==> inputs of yarrow <==
Design WorkingFinal, start of the top module:
module WorkingFinal(input clk, input reset, input wire[15:0] mem_rdata, output wire[15:0] mem_addr, output wire[15:0] mem_wdata, output wire mem_we, output wire halt);
export LEC_CHECK = 0
export ABC_AREA = 1
export CAP_MARGIN = 10
export CELL_PAD_IN_SITES_DETAIL_PLACEMENT = 0
export CELL_PAD_IN_SITES_GLOBAL_PLACEMENT = 0
export CORE_MARGIN = 3
export CORE_UTILIZATION = 70
export CTS_CLUSTER_DIAMETER = 342
export CTS_CLUSTER_SIZE = 80
export GPL_ROUTABILITY_DRIVEN = 0
export HOLD_SLACK_MARGIN = 0.05
export MAX_ROUTING_LAYER = met4
export PLACE_DENSITY = 0.6
export SLEW_MARGIN = 40
create_clock -name core_clock -period 24.3 [get_ports {clk}]
run.sh (not shown) runs the stock make flow with config.mk's settings and CLKGATE_MAP_FILE=.
==> sierra (differences from yarrow) <==
- CAP_MARGIN: 10 -> 15
- CELL_PAD_IN_SITES_GLOBAL_PLACEMENT: 0 -> 3
- CORE_ASPECT_RATIO: default -> 0.82
- CORE_UTILIZATION: 70 -> 17
- CTS_CLUSTER_DIAMETER: 342 -> default
- CTS_CLUSTER_SIZE: 80 -> 52
- MIN_ROUTING_LAYER: default -> met2
- PLACE_DENSITY: 0.6 -> default
- PLACE_DENSITY_LB_ADDON: default -> 0.23
- SETUP_SLACK_MARGIN: default -> 5.0
- SLEW_MARGIN: 40 -> 20
==> flow/constraint.sdc (replaced) <==
create_clock -name core_clock -period 27.1 [get_ports {clk}]
set_input_delay 5.4200 -clock core_clock [delete_from_list [all_inputs] [get_ports {clk}]]
set_output_delay 5.4200 -clock core_clock [all_outputs]
set_load 0.01 [all_outputs]
==> results <==
Dpl cells: sierra 5208; yarrow 4125
Standard cell area after detailed placement: sierra 0.02659 sq mm; yarrow 0.02690 sq mm
Die boundary height: sierra 336.4 um; yarrow 185.8 um
Placeable core region: sierra 0.1314 sq mm; yarrow 0.03172 sq mm
Sequential element share of the synthesized area: sierra 25.30%; yarrow 25.30%
Library cell with the largest summed area after synthesis: sierra sky130_fd_sc_hd__nand2_1; yarrow sky130_fd_sc_hd__nand2_1
DIE AREA: sierra 0.1376 sq mm; yarrow 0.03453 sq mm
Buffer count from post-CTS setup fixing: sierra 239; yarrow 339
Mux area share: sierra 0.04423%; yarrow 0.04423%
Post-CTS Hold Fix Bufs: sierra 0; yarrow 0
Quantity of gates resized following cts: sierra 200; yarrow 226
Result of the run: sierra complete, no violations; yarrow aborted with a tool error
Stage where the flow stopped: sierra -; yarrow 5_1_grt
Post-detailed-placement half-perimeter wirelength: sierra 102500 um; yarrow 68750 um
Commonest register cell after synthesis: sierra sky130_fd_sc_hd__dfxtp_1; yarrow sky130_fd_sc_hd__dfxtp_1
Core Util at FP: sierra 17.23%; yarrow 71.35%
IO Pins: sierra 52; yarrow 52
TritonCTS buffer count: sierra 25; yarrow 6
Die X: sierra 408.9 um; yarrow 185.8 um
Xor and xnor area share after synthesis: sierra 3.173%; yarrow 3.173%
Setup slack at placement: sierra -182.4 ps; yarrow -2497 ps
Ys cells: sierra 3329; yarrow 3329
Row cnt: sierra 120; yarrow 65

* * *

==> inputs of v32 <==
WorkingFinal again, from the RTL that the note above started with.
Settings: LEC_CHECK=0, CAP_MARGIN=20, CORE_MARGIN=2, CORE_UTILIZATION=69, MAX_ROUTING_LAYER=met4, PLACE_DENSITY=0.62, SLEW_MARGIN=20, TNS_END_PERCENT=5; clock period 25.7 ns.
==> inputs of v37, as changes to v32 <==
- ABC_AREA: unset -> 1
- CORE_UTILIZATION: 69 -> 53
- CTS_CLUSTER_SIZE: unset -> 100
- MAX_ROUTING_LAYER: met4 -> unset
- PLACE_DENSITY: 0.62 -> unset
- TNS_END_PERCENT: 5 -> unset
==> flow/constraint.sdc (replaced) <==
create_clock -name core_clock -period 16.4 [get_ports {clk}]
set_input_delay 3.2800 -clock core_clock [delete_from_list [all_inputs] [get_ports {clk}]]
set_output_delay 3.2800 -clock core_clock [all_outputs]
set_load 0.01 [all_outputs]
==> inputs of v13, as changes to v32 <==
- CORE_UTILIZATION: 69 -> 61
- HOLD_SLACK_MARGIN: unset -> 0.3
- MAX_ROUTING_LAYER: met4 -> unset
- PLACE_DENSITY: 0.62 -> unset
- SETUP_SLACK_MARGIN: unset -> -1.28
- TNS_END_PERCENT: 5 -> unset
==> flow/constraint.sdc (replaced) <==
create_clock -name core_clock -period 24.3 [get_ports {clk}]
set_input_delay 4.8600 -clock core_clock [delete_from_list [all_inputs] [get_ports {clk}]]
set_output_delay 4.8600 -clock core_clock [all_outputs]
set_load 0.01 [all_outputs]
==> inputs of v28, as changes to v32 <==
- ABC_AREA: unset -> 1
- CORE_UTILIZATION: 69 -> 72
- CTS_CLUSTER_DIAMETER: unset -> 377
- CTS_CLUSTER_SIZE: unset -> 95
- MAX_ROUTING_LAYER: met4 -> unset
- PLACE_DENSITY: 0.62 -> 0.42
- SETUP_SLACK_MARGIN: unset -> 1.81
==> flow/constraint.sdc (replaced) <==
create_clock -name core_clock -period 9.84 [get_ports {clk}]
set_input_delay 1.9680 -clock core_clock [delete_from_list [all_inputs] [get_ports {clk}]]
set_output_delay 1.9680 -clock core_clock [all_outputs]
set_load 0.01 [all_outputs]
==> results.py <==
# Generated from Yosys and OpenROAD reports
metrics = {
    "sta": {
        "finalCritPeriodShare_pct": 111,
        "layout_setup_ws_ns": -2.84,
        "slew_viol_final": 0,
        "setup_violations": 20,
    },
    "finish": {
        "inv_count": 119,
        "nClkBuffers": 26,
        "comb_area_share_pct": 64.6,
    },
    "logic_synthesis": {
        "top_cell_area_share_pct": 12.1,
        "most_common_cell": "a21oi_1",
    },
    "route": {
        "ant_nets": 0,
        "viasPerCell": 7.75,
        "wl_met2_mm": 41.0,
    },
    "outcome": {
        "so.violations": "setup timing",
        "status": "failed layout checks",
    },
    "placement": {
        "hpwl_mm": 68.4,
    },
    "global_route": {
        "grt_max_degree": 52,
    },
    "worst_setup_path": {
        "crit_fanout": 11,
        "worst_path_most_repeated_cell": "buf_4",
        "critPathBufInv": 26,
    },
    "clocking": {
        "clk_pin_slew_ns": 0.08,
    },
}
the above is filed under v32

==> results.py <==
# Generated from Yosys and OpenROAD reports
metrics = {
    "outcome": {
        "status": "aborted with a tool error",
        "haltStage": "5_1_grt",
        "firstError": "[ERROR GRT-0116] Global routing finished with congestion. Check the congestion regions in the DRC Viewer.",
    },
    "floorplanning": {
        "io_pins": 52,
    },
    "logic_synthesis": {
        "most_common_cell": "nand2_1",
        "avgSynthCellArea_sq_um": 6.80,
        "synthMuxAreaShare_pct": 0.0442,
        "edf_count": 96,
        "top_cell_area_share_pct": 13.1,
    },
    "placement": {
        "hpwl_mm": 77.6,
        "place_area_sq_um": 27700,
    },
}
the above is filed under v37

==> results.py <==
# Generated from Yosys and OpenROAD reports
metrics = {
    "sta": {
        "layout_setup_ws_ns": -2.36,
        "setup_violations": 20,
        "slew_viol_final": 0,
        "finalCritPeriodShare_pct": 110,
    },
    "global_route": {
        "grt_max_degree": 49,
    },
    "outcome": {
        "so.violations": "setup timing",
        "status": "failed layout checks",
    },
    "finish": {
        "inv_count": 119,
        "areaGrowthSynthToFinish_pct": 32.1,
        "comb_area_share_pct": 58.4,
        "nClkBuffers": 29,
    },
    "logic_synthesis": {
        "top_cell_area_share_pct": 12.1,
        "most_common_cell": "a21oi_1",
    },
    "route": {
        "dr_wl_met3_mm": 20.1,
        "viasPerCell": 7.46,
    },
    "clocking": {
        "clk_pin_slew_ns": 0.08,
    },
    "placement": {
        "hpwl_mm": 79.5,
    },
    "worst_setup_path": {
        "crit_fanout": 7,
        "worst_path_most_repeated_cell": "ha_1",
    },
}
the above is filed under v13

==> results.py <==
# Generated from Yosys and OpenROAD reports
metrics = {
    "logic_synthesis": {
        "top_cell_area_share_pct": 13.1,
        "synthMuxAreaShare_pct": 0.0442,
        "most_common_cell": "nand2_1",
        "ys_top_cells_by_area": "nand2_1, edfxtp_1, dfxtp_1",
        "xor_area_share_pct": 3.17,
    },
    "outcome": {
        "firstError": "[ERROR GRT-0232] Routing congestion too high. Check the congestion heatmap in the GUI.",
        "status": "aborted with a tool error",
        "haltStage": "5_1_grt",
    },
    "clocking": {
        "clock-root-buffer": "clkbuf_16",
    },
    "placement": {
        "hpwl_mm": 72.6,
    },
    "global_route": {
        "grt_usage_pct": 97.1,
    },
}
the above is filed under v28


* * *

==> run a <==
Starting RTL as in the previous note.
clock: 17.5 ns
lec_check: 0
abc_area: 1
cap_margin: 20
core_margin: 2
core_utilization: 69
cts_cluster_diameter: 229
hold_slack_margin: -0.1
max_routing_layer: met4
place_density: 0.62
slew_margin: 20
tns_end_percent: 5
==> run b (differences from run a) <==
- ABC_AREA: 1 -> unset
- CORE_UTILIZATION: 69 -> 40
- CTS_CLUSTER_DIAMETER: 229 -> unset
- HOLD_SLACK_MARGIN: -0.1 -> unset
- MAX_ROUTING_LAYER: met4 -> unset
- PLACE_DENSITY: 0.62 -> unset
- TNS_END_PERCENT: 5 -> unset
==> flow/constraint.sdc (replaced) <==
create_clock -name core_clock -period 29.0 [get_ports {clk}]
set_input_delay 5.8000 -clock core_clock [delete_from_list [all_inputs] [get_ports {clk}]]
set_output_delay 5.8000 -clock core_clock [all_outputs]
set_load 0.01 [all_outputs]
==> summary of the runs <==
Between run b and run a, the lower synthesized area is in run a (gap about 5%, measured against run a).
Synthesized cell count: run b is lower than run a (10%).
Against run a, the die size of run b is higher by about 80%.
Run a died in global routing, error GRT-0116. Run b finished with timing, DRC and antenna clean.

* * *

==> inputs of v15 <==
WorkingFinal again, from the RTL that the note above started with.
Settings: LEC_CHECK=0, ABC_AREA=1, CAP_MARGIN=20, CORE_MARGIN=2, CORE_UTILIZATION=72, CTS_CLUSTER_SIZE=95, SETUP_SLACK_MARGIN=1.81, SLEW_MARGIN=20, TNS_END_PERCENT=5; clock period 9.84 ns.
==> v21: changes against v15 <==
Settings changed: ABC_AREA 1 to unset, CORE_UTILIZATION 72 to 40, CTS_CLUSTER_SIZE 95 to unset, SETUP_SLACK_MARGIN 1.81 to unset, TNS_END_PERCENT 5 to unset.
==> flow/constraint.sdc (replaced) <==
create_clock -name core_clock -period 30.0 [get_ports {clk}]
set_input_delay 6.0000 -clock core_clock [delete_from_list [all_inputs] [get_ports {clk}]]
set_output_delay 6.0000 -clock core_clock [all_outputs]
set_load 0.01 [all_outputs]
==> v25: changes against v15 <==
Settings changed: ABC_AREA 1 to unset, CORE_UTILIZATION 72 to 68, CTS_CLUSTER_SIZE 95 to 31, SETUP_SLACK_MARGIN 1.81 to unset, TNS_END_PERCENT 5 to unset.
==> flow/constraint.sdc (replaced) <==
create_clock -name core_clock -period 29.1 [get_ports {clk}]
set_input_delay 5.8200 -clock core_clock [delete_from_list [all_inputs] [get_ports {clk}]]
set_output_delay 5.8200 -clock core_clock [all_outputs]
set_load 0.01 [all_outputs]
==> v17: changes against v15 <==
Settings changed: ABC_AREA 1 to unset, CORE_UTILIZATION 72 to 50, CTS_CLUSTER_SIZE 95 to unset, HOLD_SLACK_MARGIN set to 0.3, SETUP_SLACK_MARGIN 1.81 to 4.5, TNS_END_PERCENT 5 to unset.
==> flow/constraint.sdc (replaced) <==
create_clock -name core_clock -period 16.1 [get_ports {clk}]
set_input_delay 3.2200 -clock core_clock [delete_from_list [all_inputs] [get_ports {clk}]]
set_output_delay 3.2200 -clock core_clock [all_outputs]
set_load 0.01 [all_outputs]
==> qor summary <==
Number of different library cells in the post-synthesis netlist: v21 98; v25 98; v15 70; v17 98
Row count: v21 89; v25 68; v15 64; v17 79
Total of fill cells in the finished design: v21 5,840; v25 2,461; v15 -; v17 3,611
Minimum setup slack after placement: v21 -0.170 ns; v25 -0.774 ns; v15 -17.52 ns; v17 -9.90 ns
Actual transition at the worst max-transition pin: v21 1.14 ns; v25 1.20 ns; v15 -; v17 1.14 ns
Multi-input gates: v21 2,465; v25 2,466; v15 -; v17 2,466
Adder and majority gate portion of the synthesized area: v21 12.0%; v25 12.0%; v15 12.6%; v17 12.0%
Most used cell along the critical path: v21 ha_1; v25 ha_1; v15 -; v17 -
Bufs w/o clock: v21 156; v25 155; v15 -; v17 767
MUX share of area: v21 6.66%; v25 6.66%; v15 0.0442%; v17 6.66%
Summed instance area of the synthesized netlist: v21 0.0238 sq mm; v25 0.0238 sq mm; v15 0.0226 sq mm; v17 0.0238 sq mm
Most frequent cell after synthesis: v21 a21oi_1; v25 a21oi_1; v15 nand2_1; v17 a21oi_1
Area of placed instances: v21 0.0253 sq mm; v25 0.0248 sq mm; v15 0.0272 sq mm; v17 0.0297 sq mm
Run status: v21 timing/DRC/antenna clean; v25 timing/DRC/antenna clean; v15 aborted with a tool error; v17 failed layout checks
Stage where the flow stopped: v21 -; v25 -; v15 global routing (5_1_grt); v17 -
Violated checks: v21 -; v25 -; v15 -; v17 setup timing
Hold Path Sink: v21 cc.aluop[5]$_DFF_P_; v25 cc.aluop[5]$_DFF_P_; v15 -; v17 cc.curstate[1]$_DFF_P_
Library cell occupying the most area in the post-synthesis netlist: v21 edfxtp_1; v25 edfxtp_1; v15 nand2_1; v17 edfxtp_1
Yosys stat chip area: v21 0.0238 sq mm; v25 0.0238 sq mm; v15 0.0226 sq mm; v17 0.0238 sq mm
Final std cell area, no fill: v21 0.0263 sq mm; v25 0.0261 sq mm; v15 -; v17 0.0330 sq mm
Hold slack: v21 0.454 ns; v25 0.471 ns; v15 -; v17 0.454 ns
Vias after detailed routing: v21 24,500; v25 26,600; v15 -; v17 28,200
Log Warnings: v21 30; v25 32; v15 -; v17 33
Clock-cell share: v21 2.72%; v25 2.80%; v15 -; v17 2.19%
Post CTS Setup Buffer Count: v21 1; v25 0; v15 63; v17 7
Nets at Floorplan: v21 3,225; v25 3,225; v15 3,564; v17 3,225
